==> inputs of run a <==
==> flow/design.v <==
module circle(input logic clk, input logic rst_n, input logic [2:0] colour,
              input logic [7:0] centre_x, input logic [6:0] centre_y, input logic [7:0] radius,
              input logic start, output logic done,
              output logic [7:0] vga_x, output logic [6:0] vga_y,
              output logic [2:0] vga_colour, output logic vga_plot);
logic y_increment, x_increment, crit1_increment, crit2_increment, loop_start, plot;
logic [9:0] offset_x, next_vgax, offset_y, next_vgay, crit;
logic [3:0] state, next_state, which_octant; 
assign vga_colour = colour; 
localparam x_dimension = 159; 
localparam y_dimension = 119;  
localparam RESET = 4'b0000;
localparam START_DRAWING = 4'b0001;
localparam BIG_LOOP = 4'b0010;
localparam OCTANT_1 = 4'b0011;
localparam OCTANT_2 = 4'b0100;
localparam OCTANT_3 = 4'b0101;
localparam OCTANT_4 = 4'b0110;
localparam OCTANT_5 = 4'b0111;
localparam OCTANT_6 = 4'b1000;
localparam OCTANT_7 = 4'b1001;
localparam OCTANT_8 = 4'b1010;
localparam INCREMENT_Y = 4'b1011;
localparam INCREMENT_CRIT1 = 4'b1100;
localparam INCREMENT_CRIT2 = 4'b1101;
localparam DONE_ALL = 4'b1110;
always_ff @(posedge clk or negedge rst_n) begin 
	if(!rst_n) state = RESET; 
	else state = next_state; 
end  
always_comb begin 
	if (plot ==1 && $signed(next_vgax) >= 0 && $signed(next_vgax) <= x_dimension && $signed(next_vgay) >= 0 && $signed(next_vgay) <= y_dimension)
		vga_plot = 1;
	else vga_plot = 0;
end
always_ff @(posedge clk) begin
	if(loop_start == 1) offset_y <= 10'd0; 
	else if (y_increment) offset_y <= offset_y + 10'd1;
	else offset_y <= offset_y;
end
always_ff @ (posedge clk) begin
	if(loop_start == 1) offset_x <= radius;
	else if (x_increment) offset_x <= offset_x - 10'd1;
	else offset_x <= offset_x;
end
always_ff @ (posedge clk) begin
	if(loop_start == 1) crit <= 10'd1 - radius;
	else if (crit1_increment) crit <= crit + (10'd2 * offset_y) + 10'd1; 
	else if (crit2_increment) crit <= crit + (10'd2 * (offset_y - offset_x)) + 10'd1;
	else crit <= crit;
end  
always_ff @(posedge clk) begin 
	if (loop_start == 1) begin
		next_vgax = centre_x + radius;
		next_vgay = centre_y; end
	else
	case(which_octant) 
	4'd1: begin
		next_vgax = centre_x + offset_x;
		next_vgay = centre_y + offset_y; end
	4'd2: begin
		next_vgax = centre_x + offset_y;
		next_vgay = centre_y + offset_x; end
	4'd3: begin
		next_vgax = centre_x - offset_x;
		next_vgay = centre_y + offset_y; end
	4'd4: begin
		next_vgax = centre_x - offset_y;
		next_vgay = centre_y + offset_x; end
	4'd5: begin
		next_vgax = centre_x - offset_x;
		next_vgay = centre_y - offset_y; end
	4'd6: begin
		next_vgax = centre_x - offset_y;
		next_vgay = centre_y - offset_x; end
	4'd7: begin
		next_vgax = centre_x + offset_x;
		next_vgay = centre_y - offset_y; end
	4'd8: begin
		next_vgax = centre_x + offset_y;
		next_vgay = centre_y - offset_x; end
	default:  begin
		next_vgax = next_vgax;
		next_vgay = next_vgay; end
	endcase
end  
assign vga_x = next_vgax[7:0];
assign vga_y = next_vgay[6:0];
always_comb begin
	case(state)
	RESET: begin
		if (start) begin
			next_state = START_DRAWING; 
			end
		else next_state = RESET;
		end
	START_DRAWING: begin 
			next_state = BIG_LOOP; end 
	BIG_LOOP: begin  
			if ($signed(offset_y) <= $signed(offset_x)) next_state = OCTANT_1;  
			else next_state = DONE_ALL; 
		end
	OCTANT_1: next_state = OCTANT_2; 
	OCTANT_2: next_state = OCTANT_3;  
	OCTANT_3: next_state = OCTANT_4; 
	OCTANT_4: next_state = OCTANT_5; 
	OCTANT_5: next_state = OCTANT_6; 
	OCTANT_6: next_state = OCTANT_7;  
	OCTANT_7: next_state = OCTANT_8; 
	OCTANT_8: next_state = INCREMENT_Y; 
	INCREMENT_Y: next_state = INCREMENT_CRIT1; 
	INCREMENT_CRIT1: begin 
		if($signed(crit) <= 0) next_state = BIG_LOOP; 
		else next_state = INCREMENT_CRIT2;  
		end
	INCREMENT_CRIT2: next_state = BIG_LOOP; 
	DONE_ALL: next_state = DONE_ALL;  
	default: next_state = RESET;  
	endcase
end  
always_comb begin
	case(state) 
	RESET: begin
		loop_start = 0;
		which_octant = 0;
		plot = 0;
		x_increment = 0;
		y_increment = 0;
		crit1_increment = 0;
		crit2_increment  = 0;
		done = 0;
		end
	START_DRAWING: begin
		loop_start = 1;
		which_octant = 0;
		plot = 0;
		x_increment = 0;
		y_increment = 0;
		crit1_increment = 0;
		crit2_increment  = 0;
		done = 0;
		end
	BIG_LOOP: begin
		loop_start = 0;
		which_octant = 0;
		plot = 0;
		x_increment = 0;
		y_increment = 0;
		crit1_increment = 0;
		crit2_increment  = 0;
		done = 0;
		end
	OCTANT_1: begin
		loop_start = 0;
		which_octant = 4'd1;
		plot = 1;
		x_increment = 0;
		y_increment = 0;
		crit1_increment = 0;
		crit2_increment  = 0;
		done = 0;
		end
	OCTANT_2: begin
		loop_start = 0;
		which_octant = 4'd2;
		plot = 1;
		x_increment = 0;
		y_increment = 0;
		crit1_increment = 0;
		crit2_increment  = 0;
		done = 0;
		end
	OCTANT_3: begin
		loop_start = 0;
		which_octant = 4'd3;
		plot = 1;
		x_increment = 0;
		y_increment = 0;
		crit1_increment = 0;
		crit2_increment  = 0;
		done = 0;
		end
	OCTANT_4: begin
		loop_start = 0;
		which_octant = 4'd4;
		plot = 1;
		x_increment = 0;
		y_increment = 0;
		crit1_increment = 0;
		crit2_increment  = 0;
		done = 0;
		end
	OCTANT_5: begin
		loop_start = 0;
		which_octant = 4'd5;
		plot = 1;
		x_increment = 0;
		y_increment = 0;
		crit1_increment = 0;
		crit2_increment  = 0;
		done = 0;
		end
	OCTANT_6: begin
		loop_start = 0;
		which_octant = 4'd6;
		plot = 1;
		x_increment = 0;
		y_increment = 0;
		crit1_increment = 0;
		crit2_increment  = 0;
		done = 0;
		end
	OCTANT_7: begin
		loop_start = 0;
		which_octant = 4'd7;
		plot = 1;
		x_increment = 0;
		y_increment = 0;
		crit1_increment = 0;
		crit2_increment  = 0;
		done = 0;
		end
	OCTANT_8: begin
		loop_start = 0;
		which_octant = 4'd8;
		plot = 1;
		x_increment = 0;
		y_increment = 0;
		crit1_increment = 0;
		crit2_increment  = 0;
		done = 0;
		end
	INCREMENT_Y: begin
		loop_start = 0;
		which_octant = 4'd8;
		plot = 1;
		x_increment = 0;
		y_increment = 1;
		crit1_increment = 0;
		crit2_increment  = 0;
		done = 0;
		end
	INCREMENT_CRIT1: begin
		if($signed(crit) <= 0) begin crit1_increment = 1; x_increment = 0; end 
		else begin x_increment = 1; crit1_increment = 0; end  
		loop_start = 0;
		which_octant = 0;
		plot = 0;
		y_increment = 0;
		crit2_increment  = 0;
		done = 0;
		end
	INCREMENT_CRIT2: begin
		loop_start = 0;
		which_octant = 0;
		plot = 0;
		x_increment = 0;
		y_increment = 0;
		crit1_increment = 0;
		crit2_increment  = 1;
		done = 0;
		end
	DONE_ALL: begin
		loop_start = 0;
		which_octant = 0;
		plot = 0;
		x_increment = 0;
		y_increment = 0;
		crit1_increment = 0;
		crit2_increment  = 0;
		done = 1;
		end
	default:  begin
		loop_start = 0;
		which_octant = 0;
		plot = 0;
		x_increment = 0;
		y_increment = 0;
		crit1_increment = 0;
		crit2_increment  = 0;
		done = 0;
		end
	endcase
end  
endmodule
module reuleaux(input logic clk, input logic rst_n, input logic [2:0] colour,
                input logic [7:0] centre_x, input logic [6:0] centre_y, input logic [7:0] diameter,
                input logic start, output logic done,
                output logic [7:0] vga_x, output logic [6:0] vga_y,
                output logic [2:0] vga_colour, output logic vga_plot);
localparam RESET = 4'b0000;
localparam CIRCLE_1 = 4'b0001;
localparam CIRCLE_2 = 4'b0010;
localparam CIRCLE_3 = 4'b0011;
localparam DONE = 4'b0100;
logic [7:0] corner_x1, corner_y1, corner_x2, corner_y2, corner_x3, corner_y3;
logic circle_1_start, circle_2_start, circle_3_start, circle_1_done, circle_2_done, circle_3_done, circle_1_plot, circle_2_plot, circle_3_plot; 
logic [7:0] circle_1_x, circle_2_x, circle_3_x;
logic [6:0] circle_1_y, circle_2_y, circle_3_y;
logic [3:0] state, next_state;
logic [2:0] circle_1_colour_out, circle_2_colour_out, circle_3_colour_out;
assign vga_colour = colour; 
assign corner_x1 = centre_x + (diameter / 2); 
assign corner_y1 = centre_y + (((diameter * 978122)/564719)/6);
assign corner_x2 = centre_x - (diameter / 2);
assign corner_y2 = centre_y + (((diameter * 978122)/564719)/6);
assign corner_x3 = centre_x;
assign corner_y3 = centre_y - (((diameter * 978122)/564719)/3);
circle circle_1(.clk(clk), .rst_n(rst_n),  .colour(colour),
	.centre_x(corner_x1), .centre_y(corner_y1), .radius(diameter),
	 .start(circle_1_start), .done(circle_1_done), .vga_x(circle_1_x), .vga_y(circle_1_y), 
	.vga_colour(circle_1_colour_out), .vga_plot(circle_1_plot) );
circle circle_2(.clk(clk), .rst_n(rst_n),  .colour(colour),
	.centre_x(corner_x2), .centre_y(corner_y2), .radius(diameter),
	 .start(circle_2_start), .done(circle_2_done), .vga_x(circle_2_x), .vga_y(circle_2_y), 
	.vga_colour(circle_2_colour_out), .vga_plot(circle_2_plot) );
circle circle_3(.clk(clk), .rst_n(rst_n),  .colour(colour),
	.centre_x(corner_x3), .centre_y(corner_y3), .radius(diameter),
	 .start(circle_3_start), .done(circle_3_done), .vga_x(circle_3_x), .vga_y(circle_3_y), 
	.vga_colour(circle_3_colour_out), .vga_plot(circle_3_plot) );
always_comb begin 
	if (circle_1_plot ==1 
			&& $signed(circle_1_x) >= $signed(0) 
			&& $signed(circle_1_x) <= $signed(corner_x3) 
			&& (circle_1_y) >= (corner_y3) 
			&& (circle_1_y) <= (corner_y2) 
		) begin
		vga_x = circle_1_x;
		vga_y = circle_1_y;
		vga_plot = circle_1_plot;
		end
	else if (circle_2_plot == 1 
			&& $signed(circle_2_x) >= $signed(corner_x3)
			&& $signed(circle_2_x) <= $signed(corner_x1) 
			&& (circle_2_y) >= (corner_y3) 
			&& (circle_2_y) <= (corner_y1) 
		) begin
		vga_x = circle_2_x;
		vga_y = circle_2_y;
		vga_plot = circle_2_plot;
		end
	else if (circle_3_plot == 1
			&& $signed(circle_3_x) >= $signed(corner_x2)
			&& $signed(circle_3_x) <= $signed(corner_x1)
			&& (circle_3_y) >= (corner_y3) 
			&& (circle_3_y) <= (corner_y1 + diameter) 
			) begin
		vga_x = circle_3_x;
		vga_y = circle_3_y;
		vga_plot = circle_3_plot;
		end
	else begin 
		vga_x = 0;
		vga_y = 0;
		vga_plot = 0;
		end
end
always_ff @(posedge clk or negedge rst_n) begin 
	if(!rst_n) state = RESET; 
	else state = next_state; 
end  
always_comb begin
	case(state)
	RESET: begin
		if (start) next_state = CIRCLE_1;
		else next_state = RESET;
		end
	CIRCLE_1: begin
		if (circle_1_done) next_state = CIRCLE_2;
		else next_state = CIRCLE_1;
		end
	CIRCLE_2: begin
		if (circle_2_done) next_state = CIRCLE_3;
		else next_state = CIRCLE_2;
		end
	CIRCLE_3: begin
		if (circle_3_done) next_state = DONE;
		else next_state = CIRCLE_3;
		end
	DONE: next_state = DONE;
	default: next_state = RESET;
	endcase
end
always_comb begin  
	case(state)
	RESET: begin
		circle_1_start = 0;
		circle_2_start = 0;
		circle_3_start = 0;
		done = 0; end
	CIRCLE_1:  begin
		circle_1_start = 1;
		circle_2_start = 0;
		circle_3_start = 0;
		done = 0; end
	CIRCLE_2: begin
		circle_1_start = 0;
		circle_2_start = 1;
		circle_3_start = 0;
		done = 0; end
	CIRCLE_3: begin
		circle_1_start = 0;
		circle_2_start = 0;
		circle_3_start = 1;
		done = 0; end
	DONE: begin
		circle_1_start = 0;
		circle_2_start = 0;
		circle_3_start = 0;
		done = 1; end
	default:  begin
		circle_1_start = 0;
		circle_2_start = 0;
		circle_3_start = 0;
		done = 0; end
	endcase
end  
endmodule
==> flow/run.sh <==
#!/bin/bash
# the make line also repeats each setting of config.mk as NAME=value (left out here)
make -C /OpenROAD-flow-scripts/flow DESIGN_CONFIG=/design/flow/config.mk WORK_HOME=/design/flow/orfs CLKGATE_MAP_FILE= finish
==> flow/config.mk <==
export PLATFORM = sky130hd
export DESIGN_NAME = reuleaux
export DESIGN_NICKNAME = reuleaux
export VERILOG_FILES = /design/flow/design.v
export SDC_FILE = /design/flow/constraint.sdc
export NUM_CORES = 4
export LEC_CHECK = 0
export ABC_AREA = 1
export CAP_MARGIN = 20
export CORE_ASPECT_RATIO = 0.5
export CORE_MARGIN = 8
export CORE_UTILIZATION = 30
export CTS_CLUSTER_DIAMETER = 221
export CTS_CLUSTER_SIZE = 97
export PLACE_DENSITY_LB_ADDON = 0.0
export SLEW_MARGIN = 20
==> flow/constraint.sdc <==
create_clock -name core_clock -period 42.8 [get_ports {clk}]
set_input_delay 8.5600 -clock core_clock [delete_from_list [all_inputs] [get_ports {clk}]]
set_output_delay 8.5600 -clock core_clock [all_outputs]
set_load 0.01 [all_outputs]
==> run b (differences from run a) <==
- ABC_AREA: 1 -> not set
- CELL_PAD_IN_SITES_GLOBAL_PLACEMENT: not set -> 1
- CORE_ASPECT_RATIO: 0.5 -> 0.57
- CORE_MARGIN: 8 -> 2
- CORE_UTILIZATION: 30 -> 40
- CTS_CLUSTER_DIAMETER: 221 -> not set
- CTS_CLUSTER_SIZE: 97 -> not set
- GPL_ROUTABILITY_DRIVEN: not set -> 0
- PLACE_DENSITY_LB_ADDON: 0.0 -> not set
==> flow/constraint.sdc (replaced) <==
create_clock -name core_clock -period 34.0 [get_ports {clk}]
set_input_delay 6.8000 -clock core_clock [delete_from_list [all_inputs] [get_ports {clk}]]
set_output_delay 6.8000 -clock core_clock [all_outputs]
set_load 0.01 [all_outputs]
==> run c (differences from run a) <==
- ABC_AREA: 1 -> not set
- CORE_ASPECT_RATIO: 0.5 -> not set
- CORE_MARGIN: 8 -> 2
- CORE_UTILIZATION: 30 -> 40
- CTS_CLUSTER_DIAMETER: 221 -> not set
- CTS_CLUSTER_SIZE: 97 -> not set
- PLACE_DENSITY_LB_ADDON: 0.0 -> not set
==> flow/constraint.sdc (replaced) <==
create_clock -name core_clock -period 34.0 [get_ports {clk}]
set_input_delay 6.8000 -clock core_clock [delete_from_list [all_inputs] [get_ports {clk}]]
set_output_delay 6.8000 -clock core_clock [all_outputs]
set_load 0.01 [all_outputs]
==> GITHUB_STEP_SUMMARY <==
### Metrics collected by this job

| Metric | Value |
|---|---|
| Non-CTS inverters | `a little over 800` |
| Max-area cell share | `0.150` |
| Status | `finished clean` |
| Flop area | `between 0.005 and 0.006 mm2` |
The numbers above come from run a.

==> GITHUB_STEP_SUMMARY <==
### Metrics collected by this job

| Metric | Value |
|---|---|
| Worst EP required | `between 20000 and 30000 ps` |
| Max-area cell share | `0.145` |
| Synth unique cells | `around 130` |
| Routability cong. | `approximately 0.94` |
| Non-CTS inverters | `a little under 300` |
| Type of the worst min-delay path | `flip-flop to flip-flop` |
| First-pass DRT Iterations | `6` |
| Status | `finished clean` |
| Flop area | `0.00531 mm2` |
The numbers above come from run c.

==> GITHUB_STEP_SUMMARY <==
### Metrics collected by this job

| Metric | Value |
|---|---|
| Status | `finished clean` |
| Max-area cell share | `0.145` |
| Flop area | `0.00531 mm2` |
| Non-CTS inverters | `292` |
| Clock Path Buffers | `2` |
The numbers above come from run b.

